== JK ==
// axi_s_to_fifos
module axi_s_to_fifos #(
    parameter integer FIFO_DEPTH = 32,
    parameter integer C_DATA_WIDTH = 32
)(
    input  logic                     clk,
    input  logic                     nrst,
    input  logic [31:0]  awaddr,
    input  logic [3:0]               awprot,
    input  logic                     awvalid,
    output logic                     awready,
    input  logic [C_DATA_WIDTH-1:0]  wdata,
    input  logic [C_DATA_WIDTH/8-1:0] wstrb,
    input  logic                     wvalid,
    output logic                     wready,
    output logic [1:0]               bresp,
    output logic                     bvalid,
    input  logic                     bready,
    input  logic [31:0]  araddr,
    input  logic [3:0]               arprot,
    input  logic                     arvalid,
    output logic                     arready,
    output logic [C_DATA_WIDTH-1:0]  rdata,
    output logic [1:0]               rresp,
    output logic                     rvalid,
    input  logic                     rready,
    input logic [C_DATA_WIDTH-1:0]  fifo_wdata,
    output logic                    fifo_full,
    output logic                    fifo_almost_full,
    input logic                     fifo_wena,
    output logic [C_DATA_WIDTH-1:0] fifo_rdata,
    output logic                    fifo_empty,
    output logic                    fifo_almost_empty,
    input logic                     fifo_rena
);
    localparam ADDR_STATUS  = 0;
    localparam ADDR_WRITE   = 1;
    localparam ADDR_READ    = 2;
    localparam BYTES        = C_DATA_WIDTH/8;
    localparam ADDR_LSB     = $clog2(BYTES); 
    logic [C_DATA_WIDTH-1:0]    reg_write   [0:FIFO_DEPTH-1];
    logic [C_DATA_WIDTH-1:0]    reg_read    [0:FIFO_DEPTH-1];
    logic [31:0]                araddr_reg;
    logic [31:0]                awaddr_reg;
    logic [C_DATA_WIDTH-1:0]    wdata_reg;
    logic full2;
    logic almost_full2;
    logic empty2;
    logic almost_empty2;
    logic full1;
    logic almost_full1;
    logic empty1;
    logic almost_empty1;
    logic wrote_axi;
    logic rd_pop;
    logic push_fifo1;
  ...
export LEC_CHECK = 0
export ABC_AREA = 1
export CAP_MARGIN = 20
export CELL_PAD_IN_SITES_GLOBAL_PLACEMENT = 0
export CORE_MARGIN = 2
export CORE_UTILIZATION = 70
export CTS_CLUSTER_DIAMETER = 226
export HOLD_SLACK_MARGIN = 0.29
export PLACE_DENSITY_LB_ADDON = 0.0
export SLEW_MARGIN = 20
create_clock -name core_clock -period 7.05 [get_ports {clk}]
run.sh (not shown) runs the stock make flow with config.mk's settings and CLKGATE_MAP_FILE=.
Relative to JK, the following input files were edited for MS:
- a deleted HOLD_SLACK_MARGIN that had been 0.29
- a deleted CTS_CLUSTER_DIAMETER that had been 226
- a change of CORE_UTILIZATION from 70 to 61
- a deleted ABC_AREA that had been 1
- a change of the clock period (ns, I/O delays scaled along) from 7.05 to 4.12
Results
- Of JK and MS, only JK finishes the flow clean.
- Although MS finished all stages, its layout failed final checks on negative setup slack.
- JK → MS: required arrival time at the worst endpoint shrank by 2.34 ns; combinational power rose by 54%; total of buffers placed on input and output ports closely matched the old numbers; share of power burned in registers lost 1.0 points.
- Delta (MS minus JK): area after synthesis has decreased, total vias in the final route shows a reduction of 19,300, smallest hold slack grew by 0.020 ns, total setup buffers inserted after CTS now sits higher, average cell area after synthesis shows an increase of 72%.
- Compared with JK, in MS post-layout period usage of the worst path went up 15 points, share of power burned in combinational logic went down 1.8 points.
[inputs] AL vs MS
- CTS_CLUSTER_SIZE: unset -> 14
- CELL_PAD_IN_SITES_GLOBAL_PLACEMENT: 0 -> unset
- CORE_UTILIZATION: 61 -> 72
- PLACE_DENSITY_LB_ADDON: 0.0 -> unset
- the clock period (ns, I/O delays scaled along): 4.12 -> 4.03
### Flow results
Status for AL and MS: no clean run
What the final checks of AL revealed, after a flow that finished every stage, was a layout that fails on negative setup slack.
[compare] base=MS new=AL: number of cells in the finished layout apart from fillers fell about 4.7%, number of nets in the final layout down 1.3%, final setup slack of the worst path fell by 0.36 ns.
Edits applied to the flow inputs when going from AL to TR:
- CTS_CLUSTER_SIZE no longer set, was 14
- CORE_UTILIZATION now 45, was 72
- the clock period (ns, I/O delays scaled along) now 3.46, was 4.03
Notes after the runs:
- TR -> stages 100% | layout checks FAIL | negative setup slack
- Cmp TR and AL / critical path depth / lower: TR
- Proportion of power drawn by the clock network: TR and AL compared, higher one is TR
- Vertical die dimension up 98 µm in TR wrt AL
- Going from AL to TR, aggregate routed wire length grew by a few percent.
- Lower number of fillers in the final layout among TR and AL: AL

* * *

## ember
axi_s_to_fifos again, from the RTL that the note above started with.
Design axi_s_to_fifos, start of the top module:
module axi_s_to_fifos #(
    parameter integer FIFO_DEPTH = 32,
    parameter integer C_DATA_WIDTH = 32
)(
    input  logic                     clk,
    input  logic                     nrst,
    input  logic [31:0]  awaddr,
    input  logic [3:0]               awprot,
    input  logic                     awvalid,
    output logic                     awready,
    input  logic [C_DATA_WIDTH-1:0]  wdata,
    input  logic [C_DATA_WIDTH/8-1:0] wstrb,
    input  logic                     wvalid,
    output logic                     wready,
    output logic [1:0]               bresp,
    output logic                     bvalid,
    input  logic                     bready,
    input  logic [31:0]  araddr,
    input  logic [3:0]               arprot,
    input  logic                     arvalid,
    output logic                     arready,
    output logic [C_DATA_WIDTH-1:0]  rdata,
    output logic [1:0]               rresp,
    output logic                     rvalid,
    input  logic                     rready,
    input logic [C_DATA_WIDTH-1:0]  fifo_wdata,
    output logic                    fifo_full,
    output logic                    fifo_almost_full,
    input logic                     fifo_wena,
    output logic [C_DATA_WIDTH-1:0] fifo_rdata,
    output logic                    fifo_empty,
    output logic                    fifo_almost_empty,
    input logic                     fifo_rena
);
clock: 10.2 ns
lec_check: 0
abc_area: 1
cap_margin: 20
cell_pad_in_sites_global_placement: 0
core_margin: 3
core_utilization: 18
cts_cluster_size: 98
hold_slack_margin: -0.04
place_density_lb_addon: 0.0
slew_margin: 20
Input changes introduced in willow (baseline for comparison: ember):
Settings: CORE_UTILIZATION now 40, was 18; HOLD_SLACK_MARGIN no longer set, was -0.04; PLACE_DENSITY_LB_ADDON no longer set, was 0.0; CELL_PAD_IN_SITES_GLOBAL_PLACEMENT no longer set, was 0; CORE_MARGIN now 2, was 3; ABC_AREA no longer set, was 1; CTS_CLUSTER_SIZE no longer set, was 98; the clock period (ns, I/O delays scaled along) now 7.26, was 10.2.
Results
- willow did not stop at any stage, and its layout met the timing, DRC and antenna checks.
- Diff ember -> willow: post-synthesis compound-gate area fraction down 0.26 points; non-clock buffer count up about 0.4%.
- Post-layout instance count excluding filler cells of willow falls short of that of ember by more than a quarter.
- Against ember, willow reports a critical path data arrival time that is higher.
- Mean instance size in the synthesized netlist, ember and willow: larger value in willow
- The power in sequential cells in willow sits 30% above the value recorded for ember.
- Number of diodes added for antenna fixing (willow over ember): decrease, 3
[inputs] lagoon vs willow
Settings: putting CELL_PAD_IN_SITES_GLOBAL_PLACEMENT at 0 where nothing was set; putting PLACE_DENSITY at 0.65 where nothing was set; swapping 40 for 72 in CORE_UTILIZATION; putting SETUP_SLACK_MARGIN at 0.76 where nothing was set; swapping 7.26 for 4.03 in the clock period (ns, I/O delays scaled along).
==> results <==
- Although lagoon finished all stages, its layout failed final checks on setup timing.
- Comparing willow and lagoon, net switching power is higher on lagoon.
- Between willow and lagoon, number of global-route vias before repair is lower for willow, lagoon comes in above that.
- The final area of lagoon exceeds that of willow by 2.6%.
- lagoon -> willow: synthesized cell count delta 0, exact match
- Summary: with willow as the reference, number of tapcells in lagoon moved down by more than a quarter.
- lagoon ends up with a total power of the final layout that is 84% higher than in willow.
### lagoon -> yarrow
Settings: clearing PLACE_DENSITY, which used to be 0.65; clearing SETUP_SLACK_MARGIN, which used to be 0.76; swapping 72 for 18 in CORE_UTILIZATION; putting PLACE_DENSITY_LB_ADDON at 0.0 where nothing was set; swapping 4.03 for 10.2 in the clock period (ns, I/O delays scaled along).
==> results <==
Summary: with lagoon as the reference, first-iteration DRC count in yarrow moved down by more than half. The worst-case reg-to-reg path depth of yarrow is higher than that of lagoon. When yarrow is set beside lagoon, its sequential share of layout area turns out to be 2.2 points smaller. Count of final setup violators for yarrow: 32 down relative to lagoon. Register-to-register slack delta for yarrow relative to lagoon: 4070 ps higher. Compared with lagoon, in yarrow fraction of met3 tracks used by global routing fell by 15 points, cell area rose by about 5%, sequential power share fell by 4.0 points, top fanout value on the critical path rose by 19, worst hold margin fell by 9.5 ps. yarrow vs lagoon: via count of the first global-routing pass down by a few percent. yarrow finished all stages; the layout is clean. Nothing crashed in lagoon and all stages finished; the problem is that the final layout failed, the offending checks being setup timing.
--- input diff yarrow..garnet ---
Settings: CELL_PAD_IN_SITES_GLOBAL_PLACEMENT no longer set, was 0; PLACE_DENSITY_LB_ADDON no longer set, was 0.0; CORE_UTILIZATION now 46, was 18; the clock period (ns, I/O delays scaled along) now 7.26, was 10.2.
==> results <==
- Between garnet and yarrow, total iterations of the first detailed-routing run is lower for yarrow, garnet comes in above that.
- garnet: fraction of power consumed by sequential logic is 4.5 points higher than what yarrow reported.
- Compared garnet against yarrow; number of top-level design ports within noise.
- Relative to yarrow, die area has decreased by about 60% in garnet.
- Compare garnet and yarrow | initial cell density of the core higher: garnet
- Changes observed in garnet relative to yarrow: tightest slew margin relative to the limit decreased 5.5 points; met2 usage in global routing went up; area growth from synthesis to layout went down 8.9 points; combinational share of power fell by 0.5 points; final setup slack of the worst path fell by 1930 ps.
Power is estimated from default activity; no workload was simulated.
